== build 74 ==
// clk_ctrl
module clk_ctrl
(
	input				wire				clk_i					,
	input				wire				rstn_i				,	
	input				wire	[15:0]	freq						,
	output			reg				dds1_o					,
	output			reg				dds_o						
);
Size: roughly 66 flip-flops, roughly 20 I/O pins, roughly 56000 um2 of cells after synthesis.
==> flow/config.mk <==
export PLATFORM = sky130hd
export DESIGN_NAME = clk_ctrl
export DESIGN_NICKNAME = clk_ctrl
export VERILOG_FILES = /design/flow/design.v
export SDC_FILE = /design/flow/constraint.sdc
export NUM_CORES = 4
export LEC_CHECK = 0
export CAP_MARGIN = 35
export CORE_ASPECT_RATIO = 1.94
export CORE_MARGIN = 8
export CORE_UTILIZATION = 40
export CTS_CLUSTER_DIAMETER = 396
export CTS_CLUSTER_SIZE = 62
export GPL_ROUTABILITY_DRIVEN = 0
export GPL_TIMING_DRIVEN = 0
export PLACE_DENSITY_LB_ADDON = 0.24
export SLEW_MARGIN = 10
==> flow/constraint.sdc <==
create_clock -name core_clock -period 109.0 [get_ports {clk_i}]
set_input_delay 21.8000 -clock core_clock [delete_from_list [all_inputs] [get_ports {clk_i}]]
set_output_delay 21.8000 -clock core_clock [all_outputs]
set_load 0.01 [all_outputs]
run.sh (not shown) runs the stock make flow with config.mk's settings and CLKGATE_MAP_FILE=.
Both conditions hold for build 74: the flow ran to the end and the final layout passed the timing, DRC and antenna checks.
diff inputs: build 74 => build 78
Settings: clearing CORE_ASPECT_RATIO, which used to be 1.94; swapping 10 for 20 in SLEW_MARGIN; putting ABC_AREA at 1 where nothing was set; swapping 35 for 20 in CAP_MARGIN; clearing PLACE_DENSITY_LB_ADDON, which used to be 0.24; swapping 8 for 2 in CORE_MARGIN; swapping 40 for 72 in CORE_UTILIZATION; clearing CTS_CLUSTER_DIAMETER, which used to be 396; clearing GPL_TIMING_DRIVEN, which used to be 0; clearing CTS_CLUSTER_SIZE, which used to be 62; clearing GPL_ROUTABILITY_DRIVEN, which used to be 0; swapping 109.0 for 84.3 in the clock period (ns, I/O delays scaled along).
--- outcome ---
Multi-input logic portion of the cell area for build 78: 0.46 points down relative to build 74
Cmp build 78 vs build 74: hold slack lower in build 78
Of the two candidates, build 74 has the worse mapped cell area and build 78 the better one.
[inputs] build 87 vs build 78
Settings: swapping 72 for 40 in CORE_UTILIZATION; clearing ABC_AREA, which used to be 1; swapping 84.3 for 68.6 in the clock period (ns, I/O delays scaled along).
[summary]
On post-layout instance area: between build 78 and build 87, it ends up higher for build 87.
Total routed wire length on the met1 layer of build 87 exceeds that of build 78 by more than a quarter.
Simple-gate portion of the synthesized area (higher): build 78
Build 87 against build 78: floorplan die width picked up an extra 110 um; residual overflow from global routing flat.
NOTE total cell area reported by yosys after synthesis build 78->build 87 increased by a little under 10%
Delta (build 87 minus build 78): endpoint arrival time on the critical path decreased by 6.30 ns relative to the old numbers; relative area change from synthesis to final layout went up 7.3 points; global-route usage lost 14 points.
The inputs of build 88 differ from those of build 87 as listed below.
Settings: setting CTS_CLUSTER_SIZE to 98 for the first time; setting GPL_TIMING_DRIVEN to 0 for the first time; setting CTS_CLUSTER_DIAMETER to 393 for the first time; changing the clock period (ns, I/O delays scaled along) from 68.6 to 70.0.
Results
Build 88 | stages: all done | timing, DRC, antenna: all pass
Placer congestion estimate delta for build 88 relative to build 87: about 5.4% higher
Looking at routed via count divided by cell count, build 88 sits 0.018 lower than build 87 does.
Between build 88 and build 87, it is build 88 whose post-route fraction of the period consumed by the critical path is higher, by 1.1 points.
## Diff of input files: build 8 against build 88
Settings: swapping 393 for 285 in CTS_CLUSTER_DIAMETER; putting PLACE_DENSITY at 0.35 where nothing was set; putting TNS_END_PERCENT at 15 where nothing was set; putting CELL_PAD_IN_SITES_GLOBAL_PLACEMENT at 1 where nothing was set; clearing GPL_TIMING_DRIVEN, which used to be 0; swapping 40 for 63 in CORE_UTILIZATION.
Results
Setup slack of the critical path after layout, build 88 and build 8, lower one = build 88.
Number of buffer and inverter stages on the critical path (build 8 / build 88): 0.53
Of build 88 and build 8, the higher width of the die belongs to build 88.
Going from build 88 to build 8, critical path depth shrank by a few percent.
## Diff of input files: build 55 against build 8
Settings: CORE_UTILIZATION changed from 63 to 9; TNS_END_PERCENT removed (was 15); CTS_CLUSTER_SIZE removed (was 98); PLACE_DENSITY removed (was 0.35); CTS_CLUSTER_DIAMETER removed (was 285); CELL_PAD_IN_SITES_GLOBAL_PLACEMENT removed (was 1); the clock period (ns, I/O delays scaled along) changed from 70.0 to 72.1.
[summary]
- Diff build 8 -> build 55: logic share of the area -11 points; total vias in the final route -507.

== build 67 ==
Starting RTL as in the previous note.
Settings: LEC_CHECK=0, CAP_MARGIN=20, CELL_PAD_IN_SITES_DETAIL_PLACEMENT=0, CORE_ASPECT_RATIO=0.93, CORE_MARGIN=2, CORE_UTILIZATION=71, CTS_CLUSTER_DIAMETER=341, CTS_CLUSTER_SIZE=38, GPL_ROUTABILITY_DRIVEN=1, MAX_ROUTING_LAYER=met4, SETUP_SLACK_MARGIN=0.88, SLEW_MARGIN=20, TNS_END_PERCENT=5; clock period 60.2 ns.
No crash in build 67: every stage finished, but the layout fails its final checks due to setup timing.
### build 67 -> build 53
--- a/flow/config.mk
+++ b/flow/config.mk
@@ -7,0 +8 @@
+export ABC_AREA = 1
@@ -12 +13 @@
-export CORE_UTILIZATION = 71
+export CORE_UTILIZATION = 72
@@ -14 +15 @@
-export CTS_CLUSTER_SIZE = 38
+export CTS_CLUSTER_SIZE = 94
@@ -15,0 +17 @@
+export HOLD_SLACK_MARGIN = 0.28
@@ -17 +19,2 @@
-export SETUP_SLACK_MARGIN = 0.88
+export PLACE_DENSITY_LB_ADDON = 0.2
+export SETUP_SLACK_MARGIN = 5.0
@@ -19 +22 @@
-export TNS_END_PERCENT = 5
+export TNS_END_PERCENT = 55
==> flow/constraint.sdc <==
create_clock -name core_clock -period 67.6 [get_ports {clk_i}]
set_input_delay 13.5200 -clock core_clock [delete_from_list [all_inputs] [get_ports {clk_i}]]
set_output_delay 13.5200 -clock core_clock [all_outputs]
set_load 0.01 [all_outputs]
==> comparison <==
- Build 53: full flow OK, the timing, DRC and antenna checks passed
- Sort build 67 and build 53 by x dimension of the die asc -> top: build 53
- In the tables for build 67 and build 53, die size reads higher with build 67.
- Xor and xnor fraction of the mapped netlist area (build 53 over build 67): decrease, 4.7 points
- The highest fanout seen on the critical path in build 53 sits 2 above the value recorded for build 67.
- The number of nets in the synthesized netlist in build 53 sits 742 above the value recorded for build 67.
--- input diff build 53..build 3 ---
--- a/flow/config.mk
+++ b/flow/config.mk
@@ -9 +9 @@
-export CAP_MARGIN = 20
+export CAP_MARGIN = 10
@@ -13,3 +13,2 @@
-export CORE_UTILIZATION = 72
-export CTS_CLUSTER_DIAMETER = 341
-export CTS_CLUSTER_SIZE = 94
+export CORE_UTILIZATION = 58
+export CTS_CLUSTER_DIAMETER = 194
@@ -17 +16 @@
-export HOLD_SLACK_MARGIN = 0.28
+export HOLD_SLACK_MARGIN = 0.12
@@ -19 +18 @@
-export PLACE_DENSITY_LB_ADDON = 0.2
+export MIN_ROUTING_LAYER = met2
==> flow/constraint.sdc <==
create_clock -name core_clock -period 115.0 [get_ports {clk_i}]
set_input_delay 23.0000 -clock core_clock [delete_from_list [all_inputs] [get_ports {clk_i}]]
set_output_delay 23.0000 -clock core_clock [all_outputs]
set_load 0.01 [all_outputs]
==> results <==
The final reports for build 3 and build 53 show largest stage delay on the critical path higher in the former. Going from build 53 to build 3, the area added between synthesis and finish was found to have gone down by 5.2 points. Of the two values seen for worst setup path endpoint, cnt1[31] was produced by build 3 and cnt1[30] by build 53. Build 3 vs. build 53: hold slack saw little to no change; number of antenna violations at the first check in global routing saw a decrease; total setup buffers inserted after CTS saw a decrease; placed wire-length estimate saw an increase.
Setup changes, build 3 to build 11
--- a/flow/config.mk
+++ b/flow/config.mk
@@ -8,2 +8 @@
-export ABC_AREA = 1
-export CAP_MARGIN = 10
+export CAP_MARGIN = 20
@@ -13,2 +12,2 @@
-export CORE_UTILIZATION = 58
-export CTS_CLUSTER_DIAMETER = 194
+export CORE_UTILIZATION = 65
+export CTS_CLUSTER_DIAMETER = 341
@@ -16 +14,0 @@
-export HOLD_SLACK_MARGIN = 0.12
@@ -18,2 +16 @@
-export MIN_ROUTING_LAYER = met2
-export SETUP_SLACK_MARGIN = 5.0
+export SETUP_SLACK_MARGIN = 0.88
==> flow/constraint.sdc <==
create_clock -name core_clock -period 60.2 [get_ports {clk_i}]
set_input_delay 12.0400 -clock core_clock [delete_from_list [all_inputs] [get_ports {clk_i}]]
set_output_delay 12.0400 -clock core_clock [all_outputs]
set_load 0.01 [all_outputs]
## What came out
Of build 3 and build 11, just one finished clean: build 3. Although it ran to completion, build 11 produced a layout that fails the final checks because of setup timing. Of build 11 and build 3, the lower die width belongs to build 11. The core of build 11 is more densely filled than that of build 3. On count of inverters not on the clock network in the layout, the lower figure sits with build 11, not build 3. Build 11 vs. build 3: final area went up by 0.020 mm². Going from build 3 to build 11, area fraction in compound gates after synthesis now larger; area fraction in full adders, half adders and majority gates now smaller. Build 11 ends up with higher number of setup violations in the final report than build 3 does.

== run A ==
clk_ctrl again, from the RTL that the note above started with.
Settings: LEC_CHECK=0, CAP_MARGIN=20, CELL_PAD_IN_SITES_DETAIL_PLACEMENT=0, CELL_PAD_IN_SITES_GLOBAL_PLACEMENT=1, CORE_MARGIN=2, CORE_UTILIZATION=40, CTS_CLUSTER_DIAMETER=344, CTS_CLUSTER_SIZE=54, GPL_TIMING_DRIVEN=1, MAX_ROUTING_LAYER=met5, SETUP_SLACK_MARGIN=5.0, SLEW_MARGIN=5; clock period 90.8 ns.
Input-level comparison between run B and run A:
Settings: SETUP_SLACK_MARGIN removed (was 5.0); GPL_TIMING_DRIVEN removed (was 1); MAX_ROUTING_LAYER removed (was met5); CORE_UTILIZATION changed from 40 to 46; CELL_PAD_IN_SITES_DETAIL_PLACEMENT removed (was 0); SLEW_MARGIN changed from 5 to 20; CELL_PAD_IN_SITES_GLOBAL_PLACEMENT removed (was 1); CTS_CLUSTER_SIZE removed (was 54); CTS_CLUSTER_DIAMETER removed (was 344); the clock period (ns, I/O delays scaled along) changed from 90.8 to 68.6.
[summary]
Run B finished all stages; the layout is clean.
On wire length after detailed routing: run B sits below run A.
Summary of run B over run A: minimum hold slack went down; detailed-routed wire length on met2 went up by 3000 µm.
Looking only at area used by multi-input combinational logic, and setting everything else aside, the lower value of run B and run A goes to run A.
[inputs] run C vs run B
Settings: putting ABC_AREA at 1 where nothing was set; swapping 46 for 72 in CORE_UTILIZATION; putting CTS_CLUSTER_SIZE at 90 where nothing was set; swapping 68.6 for 57.4 in the clock period (ns, I/O delays scaled along).
To summarise run C: no stage aborted, but the layout did not pass its checks, failing on setup timing.
Between run B and run C, the fraction of area in registers figures differ only marginally.
Of run C and run B, it is run C that has the lower slew of the pin with the lowest slew margin.
Looking at met1 track demand over resource across run C and run B, the one that comes out lower is run B.
Run C and run B ended up with nearly the same via count.
[compare] base=run B new=run C: worst hold slack across all endpoints increased 0.0070 ns, maximum number of pins on one net before global-route repair increased 7.
Input-level comparison between run D and run C:
Settings: ABC_AREA no longer set, was 1; CTS_CLUSTER_SIZE no longer set, was 90; CORE_UTILIZATION now 71, was 72; the clock period (ns, I/O delays scaled along) now 84.3, was 57.4.
[summary]
- When run D is measured against run C, its sum of negative setup slack turns out 1.02 ns higher.
- Run D: critical path depth 107 below run C
- [compare] base=run C new=run D: required time at the endpoint of the critical path now larger, sequential share of layout area now larger.
- Diff run D and run C: utilization higher in run C
- When run D is set beside run C, its highest fanout seen on the critical path turns out to be 15 larger.
- Run C and run D: one clean run, run D; the rest did not finish clean.
What run E does differently from run D at the input level:
Settings: CTS_CLUSTER_SIZE now 98, previously not set; CORE_UTILIZATION now 63, was 71; TNS_END_PERCENT now 15, previously not set; the clock period (ns, I/O delays scaled along) now 70.0, was 84.3.
## What came out
For run D, the worst-path cell with the longest stage delay was o41a_2, unlike run E, where it was fa_1. Compared with run D, run E shows a lower number of clock-tree buffers in the layout. The top routing layer in use comes out met5 in one run and met4 in the other, namely in run E and run D respectively. When run E is set beside run D, its global placement routability congestion turns out to be about 2.6% smaller. [compare] base=run D new=run E: met1 routed wirelength after detailed routing went up; number of rows in the core area went up. Against run D, setup slack in run E came out worse. Cmp run E vs run D: global-route wire length before repair higher in run E. Taking run D as the reference, in run E headroom to the max-slew limit increased by 2.4 points relative to the old numbers; largest driver fanout on the critical path shows a reduction of 11; final cell count shows an increase of 425; biggest cell delay along the critical path went down by 0.08 ns.

The RTL this note starts from:
==> flow/design.v <==
module clk_ctrl
(
	input				wire				clk_i					,
	input				wire				rstn_i				,	
	input				wire	[15:0]	freq						,
	output			reg				dds1_o					,
	output			reg				dds_o						
);
reg	[31:0]	cnt;
wire	[63:0]	add;
assign add =freq*32'd4294967295/16'd30000;
always@(posedge clk_i or negedge rstn_i)
	if(rstn_i ==1'b0)
		cnt <=32'd0;
	else
		cnt <=cnt +add; 
always@(posedge clk_i or negedge rstn_i)
	if(rstn_i ==1'b0)
		dds_o <=1'b0;
	else if(cnt >=32'd2147483648)
		dds_o <=1'b1;
	else
		dds_o <=1'b0;		
reg	[31:0]	cnt1;
wire	[63:0]	add1;
assign add1 =(freq/8'd36)*32'd4294967295/16'd3000;
always@(posedge clk_i or negedge rstn_i)
	if(rstn_i ==1'b0)
		cnt1 <=32'd0;
	else
		cnt1 <=cnt1 +add1; 
always@(posedge clk_i or negedge rstn_i)
	if(rstn_i ==1'b0)
		dds1_o <=1'b0;
	else if(cnt1 >=32'd2147483648)
		dds1_o <=1'b1;
	else
		dds1_o <=1'b0;		
endmodule
export LEC_CHECK = 0
export ABC_AREA = 1
export CAP_MARGIN = 30
export CELL_PAD_IN_SITES_DETAIL_PLACEMENT = 1
export CORE_ASPECT_RATIO = 0.93
export CORE_MARGIN = 2
export CORE_UTILIZATION = 29
export CTS_CLUSTER_DIAMETER = 187
export GPL_ROUTABILITY_DRIVEN = 0
export HOLD_SLACK_MARGIN = 0.12
export MAX_ROUTING_LAYER = met5
export MIN_ROUTING_LAYER = met2
export SETUP_SLACK_MARGIN = 5.0
export SLEW_MARGIN = 20
export TNS_END_PERCENT = 55
create_clock -name core_clock -period 45.4 [get_ports {clk_i}]
The first run stopped in 5_1_grt (GRT-0116).
Next try:
- ABC_AREA: 1 -> default
- CAP_MARGIN: 30 -> 20
- CELL_PAD_IN_SITES_DETAIL_PLACEMENT: 1 -> default
- CORE_ASPECT_RATIO: 0.93 -> default
- CORE_UTILIZATION: 29 -> 68
- CTS_CLUSTER_DIAMETER: 187 -> default
- GPL_ROUTABILITY_DRIVEN: 0 -> default
- HOLD_SLACK_MARGIN: 0.12 -> default
- MAX_ROUTING_LAYER: met5 -> default
- MIN_ROUTING_LAYER: met2 -> default
- SETUP_SLACK_MARGIN: 5.0 -> default
- TNS_END_PERCENT: 55 -> default
- clock period: 45.4 -> 57.4 ns (I/O delays scaled with it)
The new run finished but fails on negative setup slack.
Synthesized cell count decreases by 9.5%.
Area after synthesis increases by 8.5%.
Die size decreases by 53%.
Next try:
- CORE_UTILIZATION: 68 -> 40
- HOLD_SLACK_MARGIN: default -> 0.2
- clock period: 57.4 -> 90.8 ns (I/O delays scaled with it)
After rerunning: The changed run completed with no timing, DRC or antenna violations; worst hold slack improves by 0.072 ns; flip-flop count does not change; final cell count is lower by 8.3%; register-to-register slack improves by 34 ns; worst setup slack improves by 16 ns; cell area is lower by 21%; sequential share of layout area is higher by 0.61 points; count of clock-buffer cells in the layout is lower by 1; routed wire length is lower by 27%; via count is lower by 21%; global-route usage is lower by 20 points.
Next try:
- CORE_UTILIZATION: 40 -> 65
- HOLD_SLACK_MARGIN: 0.2 -> default
- MAX_ROUTING_LAYER: default -> met4
- clock period: 90.8 -> 70.0 ns (I/O delays scaled with it)
After rerunning: Routed wire length is higher by 1.5%. Final cell count is lower by 4.5%. Via count is higher by 5.2%. Die size is lower by 38%. Final area is higher by 5.7%. Non-clock buffer count is higher by 336. Synthesized cell count is unchanged. Global-route usage is higher by 13 points. Worst hold slack is worse by 0.062 ns.
Next try:
- CORE_MARGIN: 2 -> 9
- CORE_UTILIZATION: 65 -> 40
- CTS_CLUSTER_DIAMETER: default -> 327
- CTS_CLUSTER_SIZE: default -> 96
- MAX_ROUTING_LAYER: met4 -> default
- PLACE_DENSITY_LB_ADDON: default -> 0.06
- SLEW_MARGIN: 20 -> 0
- TNS_END_PERCENT: default -> 25
Effect: The new run finished clean. Clock skew climbs by 0.0065 ns. Non-clock buffer count grows by 35. Sequential share of layout area stays flat. Hold slack gets worse by 0.020 ns.
